==> v20 <==
==> flow/design.v (excerpt) <==
module top(input clk, rst, ball_speed, serve_type, angle, bat_size, restart, start, en_color, auto, hard_mode, input[3:0] mode, max_score, input[8:0] adc, output sel, size, output sound, output [9:0] RED, GRN, BLU, output HSYNC, VSYNC, px_clk, blank);
export LEC_CHECK = 0
export ABC_AREA = 1
export CAP_MARGIN = 25
export CORE_MARGIN = 2
export CORE_UTILIZATION = 72
export CTS_CLUSTER_DIAMETER = 371
export CTS_CLUSTER_SIZE = 47
export PLACE_DENSITY = 0.35
export SETUP_SLACK_MARGIN = 0.74
export SLEW_MARGIN = 5
export TNS_END_PERCENT = 5
create_clock -name core_clock -period 2.5 [get_ports {clk}]
run.sh (not shown) runs the stock make flow with config.mk's settings and CLKGATE_MAP_FILE=.
==> v16: changes against v20 <==
==> flow/config.mk (replaced) <==
export PLATFORM = sky130hd
export DESIGN_NAME = top
export DESIGN_NICKNAME = top
export VERILOG_FILES = /design/flow/design.v
export SDC_FILE = /design/flow/constraint.sdc
export NUM_CORES = 4
export LEC_CHECK = 0
export ABC_AREA = 1
export CAP_MARGIN = 25
export CORE_MARGIN = 2
export CORE_UTILIZATION = 37
export SETUP_SLACK_MARGIN = 1.06
export SLEW_MARGIN = 0
export TNS_END_PERCENT = 35
==> flow/constraint.sdc (replaced) <==
create_clock -name core_clock -period 5.56 [get_ports {clk}]
set_input_delay 1.1120 -clock core_clock [delete_from_list [all_inputs] [get_ports {clk}]]
set_output_delay 1.1120 -clock core_clock [all_outputs]
set_load 0.01 [all_outputs]
==> results <==
v20 did not get past 3_5_place_dp, error DPL-0033. v16 finished but failed the layout checks on negative setup slack. Synthesized cell count is the same in v16 and v20. Synthesized area is the same in v20 and v16. Between v20 and v16, the lower die area is in v20 (gap 48%, measured against v16).
==> figures <==
Floorplan row count: v16 131; v20 93
Effective utilization at floorplan: v16 37.2%; v20 73.0%
Width of the chip: v16 361 um; v20 260 um
Area inside the core boundary: v16 0.127 mm^2; v20 0.0647 mm^2
Outcome: v16 complete, but fails checks; v20 stopped before the end
Failing step: v16 -; v20 3_5_place_dp
Reasons for failing layout checks: v16 negative setup slack; v20 -
Area enclosed by the die boundary: v16 0.131 mm^2; v20 0.0677 mm^2
Fraction of the mapped netlist area in adder cells: v16 23.4%; v20 23.4%
Final weighted congestion in routability-driven placement: v16 1.03; v20 1.31
Simple logic cell fraction of the synthesized area: v16 28.1%; v20 28.1%
Proportion of synthesized chip area in sequential cells: v16 10.9%; v20 10.9%
DIE HEIGHT: v16 361 um; v20 260 um

---

==> xenon: inputs <==
Starting RTL as in the previous note.
// top
module top(input clk, rst, ball_speed, serve_type, angle, bat_size, restart, start, en_color, auto, hard_mode, input[3:0] mode, max_score, input[8:0] adc, output sel, size, output sound, output [9:0] RED, GRN, BLU, output HSYNC, VSYNC, px_clk, blank);
    wire [9:0] x, y, p1_y, p2_y, bx, by;
    reg [9:0] p2_y_ff;
    wire px_data_out;
    wire [29:0] px_data_in;
    wire [4:0] score1, score2;
    wire p1_win, p2_win, turn, start_state, hit, wall, goal;
    wire p2p, p2m, xh, yh;
    wire [1:0] game_mode;
    reg[1:0] mode_in, score_in;
    wire [9:0] ap2_y, pp2_y;
    assign blank = 1'b1;
    assign size = bat_size;
    assign p2_y = p2_y_ff;
    always @(posedge clk) begin
        if(auto) p2_y_ff <= ap2_y;
        else p2_y_ff <= pp2_y;
    end
    always @(posedge clk or posedge rst) begin
        if(rst) begin
            mode_in <= 2'b00;
            score_in <= 2'b00;
        end else begin
        if(mode[0]) mode_in <= 2'b00;
        if(mode[1]) mode_in <= 2'b01;
        if(mode[2]) mode_in <= 2'b10;
        if(mode[3]) mode_in <= 2'b11;
        if(max_score[0]) score_in <= 2'b00;
        if(max_score[1]) score_in <= 2'b01;
        if(max_score[2]) score_in <= 2'b10;
        if(max_score[3]) score_in <= 2'b11;
        end
    end
  ...
make LEC_CHECK=0 CAP_MARGIN=20 CORE_MARGIN=2 CORE_UTILIZATION=70 CTS_CLUSTER_SIZE=62 HOLD_SLACK_MARGIN=0.29 SETUP_SLACK_MARGIN=-0.71 SLEW_MARGIN=20 finish   # period 7.84 ns
==> juniper: changes against xenon <==
- ABC_AREA: unset -> 1
- CORE_UTILIZATION: 70 -> 61
- CTS_CLUSTER_SIZE: 62 -> 98
- HOLD_SLACK_MARGIN: 0.29 -> unset
- PLACE_DENSITY: unset -> 0.6
- SETUP_SLACK_MARGIN: -0.71 -> unset
==> flow/constraint.sdc (replaced) <==
create_clock -name core_clock -period 14.0 [get_ports {clk}]
set_input_delay 2.8000 -clock core_clock [delete_from_list [all_inputs] [get_ports {clk}]]
set_output_delay 2.8000 -clock core_clock [all_outputs]
set_load 0.01 [all_outputs]
==> cedar: changes against xenon <==
- CORE_UTILIZATION: 70 -> 57
- HOLD_SLACK_MARGIN: 0.29 -> unset
- SETUP_SLACK_MARGIN: -0.71 -> 1.85
==> flow/constraint.sdc (replaced) <==
create_clock -name core_clock -period 6.91 [get_ports {clk}]
set_input_delay 1.3820 -clock core_clock [delete_from_list [all_inputs] [get_ports {clk}]]
set_output_delay 1.3820 -clock core_clock [all_outputs]
set_load 0.01 [all_outputs]
==> ember: changes against xenon <==
- ABC_AREA: unset -> 1
- CORE_UTILIZATION: 70 -> 72
- CTS_CLUSTER_SIZE: 62 -> 100
- HOLD_SLACK_MARGIN: 0.29 -> unset
- PLACE_DENSITY: unset -> 0.6
- SETUP_SLACK_MARGIN: -0.71 -> unset
- TNS_END_PERCENT: unset -> 10
==> flow/constraint.sdc (replaced) <==
create_clock -name core_clock -period 4.95 [get_ports {clk}]
set_input_delay 0.9900 -clock core_clock [delete_from_list [all_inputs] [get_ports {clk}]]
set_output_delay 0.9900 -clock core_clock [all_outputs]
set_load 0.01 [all_outputs]
==> results <==
Part of the power in registers: xenon 34.9%; cedar 35.0%; ember -; juniper 34.1%
Instance count on the critical path: xenon 21; cedar 16; ember -; juniper 64
Sequential power: xenon 1400 uW; cedar 1570 uW; ember -; juniper 748 uW
Fraction of standard cell area in multi-input logic: xenon 80.1%; cedar 75.7%; ember -; juniper 74.4%
Effective utilization at floorplan: xenon 70.5%; cedar 57.3%; ember 73.0%; juniper 61.3%
Top Layer Used: xenon met5; cedar met5; ember -; juniper met5
Logic area: xenon 43,000 sq um; cedar 46,500 sq um; ember -; juniper 37,000 sq um
Outcome: xenon finished clean; cedar finished clean; ember aborted with a tool error; juniper finished clean
Last stage reached: xenon -; cedar -; ember global routing (5_1_grt); juniper -
Placed Cells incl. Taps: xenon 7,750; cedar 8,078; ember 9,758; juniper 8,466
Area of all sequential standard cells: xenon 5130 sq um; cedar 5170 sq um; ember -; juniper 5130 sq um
Die extent in x: xenon 275 microns; cedar 304 microns; ember 260 microns; juniper 282 microns
Critical Path End Type: xenon flop; cedar flop; ember -; juniper flop
Clock network power: xenon 1120 uW; cedar 1280 uW; ember -; juniper 654 uW
Clock network contribution to total cell area: xenon 1.37%; cedar 1.24%; ember -; juniper 1.61%
Number of setup violations in the final report: xenon 0; cedar 0; ember -; juniper 0
Maximum single-stage delay on the critical path: xenon 1.04 ns; cedar 0.82 ns; ember -; juniper 0.66 ns
Largest cell class: xenon combinational gates; cedar combinational gates; ember -; juniper combinational gates

---

==> job 7109: inputs <==
top again, from the RTL that the note above started with.
export LEC_CHECK = 0
export ABC_AREA = 1
export CAP_MARGIN = 35
export CELL_PAD_IN_SITES_DETAIL_PLACEMENT = 0
export CELL_PAD_IN_SITES_GLOBAL_PLACEMENT = 2
export CORE_ASPECT_RATIO = 0.65
export CORE_MARGIN = 7
export CORE_UTILIZATION = 37
export GPL_ROUTABILITY_DRIVEN = 1
export GPL_TIMING_DRIVEN = 0
export PLACE_DENSITY = 0.77
export SETUP_SLACK_MARGIN = 1.15
export SLEW_MARGIN = 20
export TNS_END_PERCENT = 35
create_clock -name core_clock -period 5.56 [get_ports {clk}]
==> job 869: changes against job 7109 <==
==> flow/config.mk (replaced) <==
export PLATFORM = sky130hd
export DESIGN_NAME = top
export DESIGN_NICKNAME = top
export VERILOG_FILES = /design/flow/design.v
export SDC_FILE = /design/flow/constraint.sdc
export NUM_CORES = 4
export LEC_CHECK = 0
export ABC_AREA = 0
export CAP_MARGIN = 25
export CORE_MARGIN = 2
export CORE_UTILIZATION = 61
export SETUP_SLACK_MARGIN = -0.34
export SLEW_MARGIN = 20
export TNS_END_PERCENT = 35
==> comparison <==
Job 869 finished but failed the layout checks on negative setup slack. Job 7109 finished but fails on negative setup slack. Against job 869, the synthesized area of job 7109 is smaller by 8.0%. In job 7109 the clock-buffer cell count is lower than in job 869, by 3. Against job 7109, the clock skew of job 869 is lower by 23 ps. In job 869 the sequential share of layout area is lower than in job 7109, by 0.38 points. Between job 7109 and job 869, the lower synthesized cell count is in job 869 (gap about 8%, measured against job 869). Between job 869 and job 7109, the lower non-clock buffer count is in job 7109 (gap 318).
Power and IR drop assume default switching activity.
